==> run a: inputs <==
==> flow/design.v <==
module fp1(sig1, sig2, exp1, exp2, sign1, sign2, signew, expnew, signnew);
input wire [10:0] sig1, sig2; 
input wire [3:0] exp1, exp2;
input wire sign1, sign2;
output wire [21:0] signew;
output wire [4:0] expnew;
output wire signnew;
assign expnew = exp1 + exp2 - 3'b111;
assign signew = sig1 * sig2;
assign signnew = sign1 ^ sign2;
endmodule
module fp2(sig, exp, sign, fp_result, under, over);
input wire [21:0] sig;
input wire [4:0] exp;
input wire sign;
output wire [15:0] fp_result;
output wire under, over;
reg [21:0] tempsig;
reg [4:0] tempexp;
reg underflow;
reg overflow;
always @(*)
begin
	if(sig[20]==1'b0)
		begin
			tempsig = sig >> 1;
			tempexp = exp + 1'b1;
		end
	else 
		begin
			tempsig = sig;
			tempexp = exp;
		end
	if (tempexp > 5'd24) underflow = 1'b1;
	else underflow = 1'b0;
	if (tempexp[4]==1) overflow = 1'b1;
	else overflow =1'b0;
end
assign fp_result = {sign, tempexp[3:0], tempsig[19:9] };
assign under = underflow;
assign over = overflow;
endmodule
module fp_mul(clk, op1, op2, result, under, over);
input wire clk;
input wire [15:0] op1, op2;
output reg [15:0] result;
output reg under, over;
reg [15:0] op1reg, op2reg;
wire [21:0] signew;
wire [4:0] expnew;
wire signnew;
wire [15:0] fp_result;
wire fp_under, fp_over;
always @(posedge clk)
begin
	op1reg <= op1;
	op2reg <= op2;
	result <= fp_result;
	under <= fp_under;
	over <= fp_over;
end
fp1 stage1(.sig1(op1reg[10:0]), .sig2(op2reg[10:0]), .exp1(op1reg[14:11]), .exp2(op2reg[14:11]),
	.sign1(op1reg[15]), .sign2(op2reg[15]), .signew(signew), .expnew(expnew), .signnew(signnew));
fp2 stage2(.sig(signew), .exp(expnew), .sign(signnew), .fp_result(fp_result), .under(fp_under), .over(fp_over));
endmodule
==> flow/run.sh <==
#!/bin/bash
# the make line also repeats each setting of config.mk as NAME=value (left out here)
make -C /OpenROAD-flow-scripts/flow DESIGN_CONFIG=/design/flow/config.mk WORK_HOME=/design/flow/orfs CLKGATE_MAP_FILE= finish
==> flow/config.mk <==
export PLATFORM = sky130hd
export DESIGN_NAME = fp_mul
export DESIGN_NICKNAME = fp_mul
export VERILOG_FILES = /design/flow/design.v
export SDC_FILE = /design/flow/constraint.sdc
export NUM_CORES = 4
export LEC_CHECK = 0
export ABC_AREA = 1
export CAP_MARGIN = 20
export CORE_MARGIN = 2
export CORE_UTILIZATION = 72
export CTS_CLUSTER_SIZE = 10
export PLACE_DENSITY = 0.36
export SETUP_SLACK_MARGIN = 0.12
export SLEW_MARGIN = 20
==> flow/constraint.sdc <==
create_clock -name core_clock -period 1.59 [get_ports {clk}]
set_input_delay 0.3180 -clock core_clock [delete_from_list [all_inputs] [get_ports {clk}]]
set_output_delay 0.3180 -clock core_clock [all_outputs]
set_load 0.01 [all_outputs]
==> run b: changes against run a <==
CORE_UTILIZATION = 65   (was 72)
CTS_CLUSTER_SIZE = not set   (was 10)
PLACE_DENSITY = not set   (was 0.36)
SETUP_SLACK_MARGIN = not set   (was 0.12)
==> flow/constraint.sdc (replaced) <==
create_clock -name core_clock -period 5.83 [get_ports {clk}]
set_input_delay 1.1660 -clock core_clock [delete_from_list [all_inputs] [get_ports {clk}]]
set_output_delay 1.1660 -clock core_clock [all_outputs]
set_load 0.01 [all_outputs]
==> run c: changes against run a <==
CELL_PAD_IN_SITES_DETAIL_PLACEMENT = 0   (was not set)
CORE_ASPECT_RATIO = 0.83   (was not set)
CORE_UTILIZATION = 67   (was 72)
CTS_CLUSTER_DIAMETER = 46   (was not set)
CTS_CLUSTER_SIZE = 73   (was 10)
PLACE_DENSITY = not set   (was 0.36)
SETUP_SLACK_MARGIN = not set   (was 0.12)
SLEW_MARGIN = 35   (was 20)
TNS_END_PERCENT = 70   (was not set)
==> flow/constraint.sdc (replaced) <==
create_clock -name core_clock -period 5.04 [get_ports {clk}]
set_input_delay 1.0080 -clock core_clock [delete_from_list [all_inputs] [get_ports {clk}]]
set_output_delay 1.0080 -clock core_clock [all_outputs]
set_load 0.01 [all_outputs]
==> run d: changes against run a <==
CORE_ASPECT_RATIO = 0.5   (was not set)
CORE_MARGIN = 10   (was 2)
CORE_UTILIZATION = 53   (was 72)
CTS_CLUSTER_DIAMETER = 347   (was not set)
CTS_CLUSTER_SIZE = 98   (was 10)
HOLD_SLACK_MARGIN = -0.07   (was not set)
PLACE_DENSITY = not set   (was 0.36)
SETUP_SLACK_MARGIN = -0.21   (was 0.12)
==> flow/constraint.sdc (replaced) <==
create_clock -name core_clock -period 5.3 [get_ports {clk}]
set_input_delay 1.0600 -clock core_clock [delete_from_list [all_inputs] [get_ports {clk}]]
set_output_delay 1.0600 -clock core_clock [all_outputs]
set_load 0.01 [all_outputs]
==> comparison <==
- Against run d, the non-clock buffer count of run c is higher by 10.
- Run c ran to the end with no violations. Run a ended with an error in clock tree synthesis. Run b completed with no timing, DRC or antenna violations. Run d finished with timing, DRC and antenna clean.
- In run b the clock-buffer cell count is higher than in run c, by 1.
- Sequential power: run c is higher than run b (12%).
- Worst setup slack: run d < run c < run b.
- The lowest global-route usage belongs to run d, the highest to run c.
- The highest clock power belongs to run d, the lowest to run c.

* * *

==> v37 <==
RTL: the design.v shown in full above, as it stands there.
Settings: LEC_CHECK=0, ABC_AREA=1, CAP_MARGIN=5, CORE_MARGIN=2, CORE_UTILIZATION=71, CTS_CLUSTER_DIAMETER=199, CTS_CLUSTER_SIZE=35, PLACE_DENSITY=0.81, SLEW_MARGIN=20; clock period 4.24 ns.
run.sh (not shown) runs the stock make flow with config.mk's settings and CLKGATE_MAP_FILE=.
==> v8: changes against v37 <==
- CAP_MARGIN: 5 -> 20
- CTS_CLUSTER_DIAMETER: 199 -> not set
- CTS_CLUSTER_SIZE: 35 -> not set
- PLACE_DENSITY: 0.81 -> not set
==> flow/constraint.sdc (replaced) <==
create_clock -name core_clock -period 1.59 [get_ports {clk}]
set_input_delay 0.3180 -clock core_clock [delete_from_list [all_inputs] [get_ports {clk}]]
set_output_delay 0.3180 -clock core_clock [all_outputs]
set_load 0.01 [all_outputs]
==> v20: changes against v37 <==
- CAP_MARGIN: 5 -> 20
- CORE_ASPECT_RATIO: not set -> 0.5
- CORE_UTILIZATION: 71 -> 40
- CTS_CLUSTER_DIAMETER: 199 -> 347
- CTS_CLUSTER_SIZE: 35 -> 98
- HOLD_SLACK_MARGIN: not set -> -0.07
- PLACE_DENSITY: 0.81 -> not set
- SETUP_SLACK_MARGIN: not set -> -0.21
==> flow/constraint.sdc (replaced) <==
create_clock -name core_clock -period 5.3 [get_ports {clk}]
set_input_delay 1.0600 -clock core_clock [delete_from_list [all_inputs] [get_ports {clk}]]
set_output_delay 1.0600 -clock core_clock [all_outputs]
set_load 0.01 [all_outputs]
==> results <==
- v8 failed in clock tree synthesis with DPL-0033. v37 did not get past global routing (DPL-0038). v20 passed the timing, design-rule and antenna checks.
- In synthesized cell count, v20 and v8 do not differ.
- In area after synthesis, v37 and v8 do not differ.
- Die size: v37 is smaller than v20 (43%).

* * *

==> 09-09: inputs <==
Starts from the design.v that is shown in full above.
clock: 4.93 ns
lec_check: 0
abc_area: 1
cap_margin: 20
cell_pad_in_sites_detail_placement: 0
core_aspect_ratio: 0.83
core_margin: 2
core_utilization: 68
cts_cluster_diameter: 43
cts_cluster_size: 75
hold_slack_margin: -0.1
slew_margin: 35
tns_end_percent: 70
==> 01-27: changes against 09-09 <==
CAP_MARGIN = 5   (was 20)
CORE_UTILIZATION = 71   (was 68)
CTS_CLUSTER_DIAMETER = 46   (was 43)
CTS_CLUSTER_SIZE = 73   (was 75)
HOLD_SLACK_MARGIN = unset   (was -0.1)
SETUP_SLACK_MARGIN = 1.22   (was unset)
==> flow/constraint.sdc (replaced) <==
create_clock -name core_clock -period 5.04 [get_ports {clk}]
set_input_delay 1.0080 -clock core_clock [delete_from_list [all_inputs] [get_ports {clk}]]
set_output_delay 1.0080 -clock core_clock [all_outputs]
set_load 0.01 [all_outputs]
==> 12-01: changes against 09-09 <==
ABC_AREA = unset   (was 1)
CORE_UTILIZATION = 62   (was 68)
CTS_CLUSTER_DIAMETER = 46   (was 43)
CTS_CLUSTER_SIZE = 99   (was 75)
HOLD_SLACK_MARGIN = unset   (was -0.1)
==> flow/constraint.sdc (replaced) <==
create_clock -name core_clock -period 5.04 [get_ports {clk}]
set_input_delay 1.0080 -clock core_clock [delete_from_list [all_inputs] [get_ports {clk}]]
set_output_delay 1.0080 -clock core_clock [all_outputs]
set_load 0.01 [all_outputs]
==> notes <==
Between 12-01 and 09-09, the lower non-clock buffer count is in 09-09 (gap 23).
Synthesized cell count is the same in 01-27 and 09-09.
Design area: 12-01 is higher than 09-09 (0.29%).
09-09 went through all stages and came out clean. 12-01 ran to the end with violations: setup timing. 01-27 never finished: it broke off in 5_1_grt (GRT-0232).
Against 12-01, the combinational power of 09-09 is lower by about 10%.
Flip-flop count is the same in 09-09 and 12-01.
Of 09-09 and 12-01, 09-09 has the higher sequential power (gap about 3%, measured against 12-01).
In synthesized area, 09-09 and 01-27 do not differ.
Of 09-09 and 12-01, 09-09 has the higher register-to-register slack (gap 410 ps).
Cell count: 12-01 is smaller than 09-09 (about 17%).
Of 12-01 and 09-09, 12-01 has the higher clock power (gap 28%, measured against 09-09).

* * *

==> tundra <==
Starts from the design.v that is shown in full above.
clock: 5.04 ns
lec_check: 0
cap_margin: 20
cell_pad_in_sites_detail_placement: 0
core_aspect_ratio: 0.83
core_margin: 2
core_utilization: 72
cts_cluster_diameter: 46
cts_cluster_size: 14
place_density_lb_addon: 0.25
slew_margin: 35
tns_end_percent: 70
==> inputs of ember, as changes to tundra <==
ABC_AREA = 1   (was unset)
CORE_UTILIZATION = 45   (was 72)
CTS_CLUSTER_DIAMETER = 300   (was 46)
CTS_CLUSTER_SIZE = 99   (was 14)
PLACE_DENSITY_LB_ADDON = 0.22   (was 0.25)
SETUP_SLACK_MARGIN = -0.25   (was unset)
==> comparison <==
Between tundra and ember, the lower synthesized cell count is in tundra (gap about 24%, measured against ember). In tundra the synthesized area is smaller than in ember, by 6.3%. Between tundra and ember, the lower die size is in tundra (gap 40%, measured against ember). tundra never finished: it broke off in global routing. ember completed with no timing, DRC or antenna violations.
==> figures <==
quantity	tundra	ember
Area share of the leading cell type in the synthesized netlist	29.4%	27.6%
Adder-cell share of the synthesized area	43.9%	41.1%
Mux cell area share after synthesis	1.05%	0%
Proportion of synthesized chip area in sequential cells	18.6%	17.5%
Yosys top cell by instances	inv_1	nand2_1
Run status	stopped before the end	timing/DRC/antenna clean
Last stage reached	global routing	-
Placed Cells	736	960
Post-Place Cell Area	6360 um^2	6550 um^2
Syn nets	740	923
Chip area	8170 um^2	13700 um^2
Share of synthesized cell area in and, or, nand and nor gates	15.5%	20.3%
Post-Synthesis Cells	566	749
Power and IR drop assume default switching activity.
